## xenon
// logarithm
module logarithm #(
	parameter n = 16,
	parameter m = 24,
	parameter k = 5 ,
	parameter p = 24
) (
	input        clk  ,  
	input        reset,  
	input        start,
	input  [0:n] x    ,
	output [1:p] y    ,
	output reg   done
);
Size in the first run: about 2,200 cells after synthesis, roughly 62 flip-flops.
Settings: LEC_CHECK=0, CAP_MARGIN=15, CORE_ASPECT_RATIO=0.53, CORE_MARGIN=2, CORE_UTILIZATION=47, CTS_CLUSTER_DIAMETER=121, CTS_CLUSTER_SIZE=34, GPL_ROUTABILITY_DRIVEN=0, GPL_TIMING_DRIVEN=0, HOLD_SLACK_MARGIN=-0.03, MIN_ROUTING_LAYER=met2, PLACE_DENSITY_LB_ADDON=0.08, SLEW_MARGIN=30, TNS_END_PERCENT=70; clock period 9.0 ns.
run.sh (not shown) runs the stock make flow with config.mk's settings and CLKGATE_MAP_FILE=.
Run status, xenon: aborted in 5_1_grt, error GRT-0116
For juniper, these inputs were changed with respect to xenon:
- GPL_ROUTABILITY_DRIVEN removed (was 0)
- CTS_CLUSTER_DIAMETER changed from 121 to 342
- CORE_ASPECT_RATIO removed (was 0.53)
- GPL_TIMING_DRIVEN removed (was 0)
- CTS_CLUSTER_SIZE changed from 34 to 99
- MIN_ROUTING_LAYER removed (was met2)
- CORE_UTILIZATION changed from 47 to 26
- PLACE_DENSITY_LB_ADDON removed (was 0.08)
- PLACE_DENSITY newly set to 0.94
- CAP_MARGIN changed from 15 to 20
- SLEW_MARGIN changed from 30 to 20
- ABC_AREA newly set to 1
- CELL_PAD_IN_SITES_GLOBAL_PLACEMENT newly set to 2
- TNS_END_PERCENT changed from 70 to 10
- HOLD_SLACK_MARGIN removed (was -0.03)
[summary]
- juniper: all stages complete, timing, DRC and antenna checks passed
- Changes observed in juniper relative to xenon: post-synthesis mux area share dropped 2.0 points; chip area from the yosys synthesis statistics climbed 1600 µm²; post-synthesis cell type count dropped 26.
- From xenon to juniper the numbers moved as follows: die area up 41,000 µm², post-synthesis xor/xnor area fraction down 0.83 points, synthesized area up 7.7%, synthesized area per cell down 1.5 µm².
- In juniper, the worst slack at placement came out 2.31 ns above the value in xenon.
- juniper vs xenon: number of standard-cell rows in the floorplan up by more than half
Modified inputs, sierra compared to juniper
- changing ABC_AREA from 1 to 0
- setting PLACE_DENSITY_LB_ADDON to 0.3 for the first time
- removing PLACE_DENSITY (formerly 0.94)
- changing CORE_UTILIZATION from 26 to 59
- setting SETUP_SLACK_MARGIN to 2.69 for the first time
- setting CORE_ASPECT_RATIO to 0.5 for the first time
## What came out
In the summary table, sierra is marked failed, with error FLW-0024 raised in 3_1_place_gp_skip_io.
When the final numbers for sierra and juniper were put side by side, the vertical die dimension turned out to be smaller in sierra.
In the flow results for sierra and juniper, the die width is larger on juniper.
Comparing the two runs side by side, sierra comes out ahead of juniper on area of the core.
Sort sierra and juniper by mean cell area of the mapped netlist, descending, and sierra comes first.
Synthesized chip area reported by yosys went down by a little under 10% going from juniper to sierra.
Per the comparison of sierra with juniper, area after synthesis moved down; area share of and-or/or-and cells after synthesis moved up; die area moved down; initial core utilization moved up; post-synthesis simple-gate area fraction moved down.
Compared with juniper, sierra shows a cell count after synthesis that is 612 lower.
The inputs of raven differ from those of sierra as listed below.
- removing PLACE_DENSITY_LB_ADDON (formerly 0.3)
- changing CTS_CLUSTER_SIZE from 99 to 100
- changing CTS_CLUSTER_DIAMETER from 342 to 160
- removing TNS_END_PERCENT (formerly 10)
- changing CORE_UTILIZATION from 59 to 45
- removing SETUP_SLACK_MARGIN (formerly 2.69)
- changing ABC_AREA from 0 to 1
- removing CORE_ASPECT_RATIO (formerly 0.5)
- removing CELL_PAD_IN_SITES_GLOBAL_PLACEMENT (formerly 2)
## What came out
- raven finished all stages; the layout is clean.
- The run showing the greater and-or/or-and share of the synthesized area is sierra.
- Against sierra as the reference, raven delivers a higher area of the core region.
- | cell total in the yosys stat output | higher: raven |
- Synthesized cell count went up by more than a quarter going from sierra to raven.
- Sequential element share of the synthesized area was lower in raven than in sierra.
- Summary of raven over sierra: simple-gate share of the synthesized area moved up, area after synthesis moved up, die outline height moved up.
- raven — synthesis area per yosys 1600 µm² higher, sierra as reference
- Row count (raven / sierra): 1.7
- Die: raven bigger than sierra

* * *

exp/garnet:
Starting RTL as in the previous note.
make LEC_CHECK=0 ABC_AREA=1 CAP_MARGIN=20 CORE_MARGIN=2 CORE_UTILIZATION=55 CTS_CLUSTER_DIAMETER=372 CTS_CLUSTER_SIZE=98 SETUP_SLACK_MARGIN=0.66 SLEW_MARGIN=20 TNS_END_PERCENT=10 finish   # period 5.72 ns
The flow completed for exp/garnet, but it is not clean: the layout still shows setup timing.
Setup changes, exp/garnet to exp/pepper
# exp/garnet
export LEC_CHECK = 0
export ABC_AREA = 1
export CAP_MARGIN = 20
export CORE_MARGIN = 2
export CORE_UTILIZATION = 55
export CTS_CLUSTER_DIAMETER = 372
export CTS_CLUSTER_SIZE = 98
export SETUP_SLACK_MARGIN = 0.66
export SLEW_MARGIN = 20
export TNS_END_PERCENT = 10
create_clock -name core_clock -period 5.72 [get_ports {clk}]
# exp/pepper
export LEC_CHECK = 0
export CAP_MARGIN = 20
export CORE_MARGIN = 2
export CORE_UTILIZATION = 66
export CTS_CLUSTER_DIAMETER = 44
export SLEW_MARGIN = 20
create_clock -name core_clock -period 8.37 [get_ports {clk}]
Looking at the reports, exp/pepper completed the entire flow and the layout it produced met the timing, DRC and antenna checks.
Non-clock buffer total of the final layout for exp/pepper: 269 down relative to exp/garnet
Diff exp/garnet -> exp/pepper: Yosys chip area shows a reduction of about 7%, count of clock buffers in the final design shows an increase of 1.
Diff exp/garnet -> exp/pepper | post-route worst setup slack | increase of 950 ps
exp/pepper ended with more fraction of area in registers than exp/garnet.
| non-clock buffer share of cell area | exp/pepper vs exp/garnet | 8.6 points lower |
Relative to exp/garnet, the post-synthesis share of cell area spent on xor and xnor gates of exp/pepper is higher by 0.83 points.
Minimum clock period: exp/pepper vs exp/garnet up 1700 ps
When exp/pepper is set beside exp/garnet, its count of inserted tapcells turns out to be 128 smaller.
Compared with exp/garnet, exp/pepper shows a layout overhead on the synthesized area that is 16 points lower.
What exp/cedar does differently from exp/pepper at the input level:
# exp/pepper
export LEC_CHECK = 0
export CAP_MARGIN = 20
export CORE_MARGIN = 2
export CORE_UTILIZATION = 66
export CTS_CLUSTER_DIAMETER = 44
export SLEW_MARGIN = 20
create_clock -name core_clock -period 8.37 [get_ports {clk}]
# exp/cedar
export LEC_CHECK = 0
export ABC_AREA = 1
export CAP_MARGIN = 20
export CORE_MARGIN = 2
export CORE_UTILIZATION = 66
export CTS_CLUSTER_DIAMETER = 44
export CTS_CLUSTER_SIZE = 72
export HOLD_SLACK_MARGIN = 0.29
export SLEW_MARGIN = 20
create_clock -name core_clock -period 8.37 [get_ports {clk}]
Results
Compared with exp/pepper, exp/cedar shows synthesized cell count higher by 28%. Diff exp/pepper -> exp/cedar | total number of cells along the worst setup path | up by a few percent. Die span in x: exp/cedar > exp/pepper.
